## compff8
module compff8(ce,clk,xg1,imgg1,xg2,imgg2,xg3,imgg3,xg4,imgg4,xg5,imgg5,xg6,imgg6,xg7,imgg7,xg8,imgg8,yh1,imgh1,yh2,imgh2,yh3,imgh3,yh4,imgh4,yh5,imgh5,yh6,imgh6,yh7,imgh7,yh8,imgh8);
Size: ~9200 cells after synthesis.
Settings: LEC_CHECK=0, ABC_AREA=0, CAP_MARGIN=20, CELL_PAD_IN_SITES_DETAIL_PLACEMENT=2, CELL_PAD_IN_SITES_GLOBAL_PLACEMENT=3, CORE_MARGIN=8, CORE_UTILIZATION=66, CTS_CLUSTER_DIAMETER=156, CTS_CLUSTER_SIZE=13, GPL_ROUTABILITY_DRIVEN=0, MIN_ROUTING_LAYER=met2, PLACE_DENSITY_LB_ADDON=0.0, SLEW_MARGIN=35, TNS_END_PERCENT=80; clock period 15.5 ns.
run.sh (not shown) runs the stock make flow with config.mk's settings and CLKGATE_MAP_FILE=.
The baseline stopped in global placement without I/O (3_1_place_gp_skip_io).
Next try:
ABC_AREA = default   (was 0)
CELL_PAD_IN_SITES_DETAIL_PLACEMENT = default   (was 2)
CELL_PAD_IN_SITES_GLOBAL_PLACEMENT = default   (was 3)
CORE_MARGIN = 2   (was 8)
CORE_UTILIZATION = 40   (was 66)
CTS_CLUSTER_DIAMETER = default   (was 156)
CTS_CLUSTER_SIZE = default   (was 13)
GPL_ROUTABILITY_DRIVEN = default   (was 0)
MIN_ROUTING_LAYER = default   (was met2)
PLACE_DENSITY_LB_ADDON = default   (was 0.0)
SLEW_MARGIN = 20   (was 35)
TNS_END_PERCENT = default   (was 80)
clock period = 11.2 ns   (was 15.5 ns; I/O delays follow)
This time the run completed without violations.
Area after synthesis is unchanged.
Synthesized cell count stays the same.
Die size grows by about 54%.
Next try:
CORE_UTILIZATION = 71   (was 40)
CTS_CLUSTER_SIZE = 57   (was default)
clock period = 9.07 ns   (was 11.2 ns; I/O delays follow)
What happened:
- The new run stopped in global routing (5_1_grt)
- die area came out lower by 43%
- synthesized cell count stays the same
- synthesized area is unchanged
Next try:
CORE_UTILIZATION = 66   (was 71)
clock period = 8.98 ns   (was 9.07 ns; I/O delays follow)
=>
- With this change the flow finished with negative setup slack left
- synthesized cell count does not change
- synthesized area does not change
- die area rose by a little under a tenth
Next try:
CORE_UTILIZATION = 65   (was 66)
CTS_CLUSTER_SIZE = default   (was 57)
Result: The changed run ran to the end with violations: negative setup slack. Sequential share of layout area came out lower by 0.12 points. Setup slack gets worse by 1.8 ns. Synthesized cell count stays the same.


== ember ==
The RTL this note starts from:
==> flow/design.v <==
`timescale 1ns / 1ps
module compff2(ce,clk,x1,img1,x2,img2,y1,img3,y2,img4);
input ce,clk;
input signed [15:0] x1,img1,x2,img2;
output reg signed [15:0] y1,img3,y2,img4;
always @(posedge clk)
begin
y1 <= x1+x2;
img3 <= img1+ img2 ;
y2 <= x1-x2;
img4 <= img1 - img2;
end
endmodule
`timescale 1ns / 1ps
module compff4(ce,clk,xa1,imga1,xa2,imga2,xa3,imga3,xa4,imga4,yb1,imgb1,yb2,imgb2,yb3,imgb3,yb4,imgb4);
input ce,clk;
input signed[15:0] xa1,imga1,xa2,imga2,xa3,imga3,xa4,imga4;
output reg signed [15:0]yb1,imgb1,yb2,imgb2,yb3,imgb3,yb4,imgb4;
wire signed [15:0] yc1,imgc1,yc2,imgc2,yc3,imgc3,yc4,imgc4;
compff2 a0(ce,clk,xa1,imga1,xa3,imga3,yc1,imgc1,yc2,imgc2);
compff2 a1(ce,clk,xa2,imga2,xa4,imga4,yc3,imgc3,yc4,imgc4);
always @(posedge clk)
begin 
yb1 <= yc1 + yc3;
imgb1 <= imgc1 + imgc3;
yb2 <= yc2 + imgc4;
imgb2 <=  imgc2 - yc4 ;
yb3 <= yc1 - yc3;
imgb3 <= imgc1 - imgc3;
yb4 <= yc2 - imgc4;
imgb4 <= imgc2 +  yc4 ;
end
endmodule
`timescale 1ns / 1ps
module compff8(ce,clk,xg1,imgg1,xg2,imgg2,xg3,imgg3,xg4,imgg4,xg5,imgg5,xg6,imgg6,xg7,imgg7,xg8,imgg8,yh1,imgh1,yh2,imgh2,yh3,imgh3,yh4,imgh4,yh5,imgh5,yh6,imgh6,yh7,imgh7,yh8,imgh8);
input ce,clk;
input signed[15:0] xg1,imgg1,xg2,imgg2,xg3,imgg3,xg4,imgg4,xg5,imgg5,xg6,imgg6,xg7,imgg7,xg8,imgg8;
output reg signed[15:0] yh1,imgh1,yh2,imgh2,yh3,imgh3,yh4,imgh4,yh5,imgh5,yh6,imgh6,yh7,imgh7,yh8,imgh8;
wire signed [15:0] ya[7:0],imga[7:0];
compff4 b1(ce,clk,xg1,imgg1,xg3,imgg3,xg5,imgg5,xg7,imgg7,ya[0],imga[0],ya[1],imga[1],ya[2],imga[2],ya[3],imga[3]);
compff4 b2(ce,clk,xg2,imgg2,xg4,imgg4,xg6,imgg6,xg8,imgg8,ya[4],imga[4],ya[5],imga[5],ya[6],imga[6],ya[7],imga[7]);
function signed [15:0] m707;
input signed [15:0] s;
reg signed [31:0] p;
begin
p = s * 32'sd23167 + 32'sd16384;
m707 = p[30:15];
end
endfunction
always @(posedge clk)                
begin
yh1 <= ya[0] + ya[4]  ;
imgh1 <= imga[0] + imga[4] ;
yh2 <= ya[1]+ m707(ya[5] + imga[5]) ;
imgh2 <= imga[1]+ m707(imga[5] - ya[5]) ;
yh3 <= ya[2] + imga[6];
imgh3 <= imga[2] - ya[6];
yh4 <= ya[3] + m707(imga[7] - ya[7]);
imgh4 <= imga[3] - m707(ya[7] + imga[7]);
yh5 <= ya[0] - ya[4];
imgh5 <= imga[0] - imga[4];
yh6 <= ya[1] - m707(ya[5] + imga[5]);
imgh6 <= imga[1] + m707( ya[5] - imga[5]);
yh7 <= ya[2] - imga[6];
imgh7 <= imga[2] + ya[6];
yh8 <= ya[3] + m707(ya[7] - imga[7]);
imgh8 <= imga[3] + m707(ya[7] + imga[7]);
end
endmodule
==> flow/config.mk <==
export PLATFORM = sky130hd
export DESIGN_NAME = compff8
export DESIGN_NICKNAME = compff8
export VERILOG_FILES = /design/flow/design.v
export SDC_FILE = /design/flow/constraint.sdc
export NUM_CORES = 4
export LEC_CHECK = 0
export CAP_MARGIN = 40
export CORE_MARGIN = 2
export CORE_UTILIZATION = 72
export CTS_CLUSTER_DIAMETER = 326
export CTS_CLUSTER_SIZE = 24
export PLACE_DENSITY = 0.65
export SETUP_SLACK_MARGIN = 1.47
export SLEW_MARGIN = 20
==> flow/constraint.sdc <==
create_clock -name core_clock -period 9.58 [get_ports {clk}]
set_input_delay 1.9160 -clock core_clock [delete_from_list [all_inputs] [get_ports {clk}]]
set_output_delay 1.9160 -clock core_clock [all_outputs]
set_load 0.01 [all_outputs]
As the logs show, ember stopped at global routing after a tool error, so it never reached the end of the flow.
Changes in yarrow relative to ember:
Settings: CAP_MARGIN now 20, was 40; CTS_CLUSTER_DIAMETER no longer set, was 326; SETUP_SLACK_MARGIN no longer set, was 1.47; PLACE_DENSITY no longer set, was 0.65; CTS_CLUSTER_SIZE no longer set, was 24; CORE_UTILIZATION now 31, was 72; the clock period (ns, I/O delays scaled along) now 11.2, was 9.58.
Findings:
- yarrow ended with every stage complete and zero timing, DRC or antenna violations.
- Taking ember as the reference, in yarrow placement-stage worst setup slack picked up an extra 1.09 ns; placed instance count now larger; post-synth area from yosys stat stayed essentially flat; number of buffers created by CTS has increased; die size went up by 130%.
- From ember to yarrow, proportion of synthesized flip-flops having asynchronous set or reset did not move at all.
- yarrow reports a lower core utilization before placement than ember does.
- Between yarrow and ember, HPWL after detailed placement is lower for ember, yarrow comes in above that.
- Number of gates resized after CTS for yarrow is lower than for ember.
- Final weighted congestion in routability-driven placement (yarrow vs. ember) decreases by more than 10%
- Comparing yarrow with ember, the number of distinct library cells after synthesis came out essentially unchanged.
Changes in tundra relative to yarrow:
Settings: setting CTS_CLUSTER_SIZE to 90 for the first time; changing CORE_UTILIZATION from 31 to 68; setting MAX_ROUTING_LAYER to met4 for the first time; changing the clock period (ns, I/O delays scaled along) from 11.2 to 9.0.
Notes after the runs:
tundra vs. yarrow: post-cts gate resize count +277; worst slack at placement now sits lower. yarrow → tundra: count of unique library cells instantiated by Yosys saw little to no change, instance count of the mapped netlist comparable. From yarrow to tundra, post-synthesis simple-gate area fraction did not move at all. Per the comparison of tundra with yarrow, weighted congestion reported at the end of routability-driven placement now larger, width of the die now smaller. Run status, tundra: aborted in global routing, error ODB-0269.
Input changes introduced in lagoon (baseline for comparison: tundra):
Settings: CORE_UTILIZATION changed from 68 to 40; MAX_ROUTING_LAYER removed (was met4); CTS_CLUSTER_SIZE removed (was 90); the clock period (ns, I/O delays scaled along) changed from 9.0 to 12.0.
Notes after the runs:
- Looking at the reports, lagoon completed the entire flow and the layout it produced met the timing, DRC and antenna checks.
- tundra never completed, since it errored out during global routing.
- Diff lagoon..tundra | sink count of the clock tree | unchanged
- lagoon against tundra: area of placed instances fell by about 5%, total I/O pin count stayed essentially flat, core box area rose by 85000 um^2.
- Reported for lagoon and tundra, synthesized cell count turned out identical to the last digit.
- Any difference in sequential fraction of the synthesis area between lagoon and tundra is small enough to ignore.
- NOTE: post-CTS setup buffer count in lagoon falls short of that of tundra
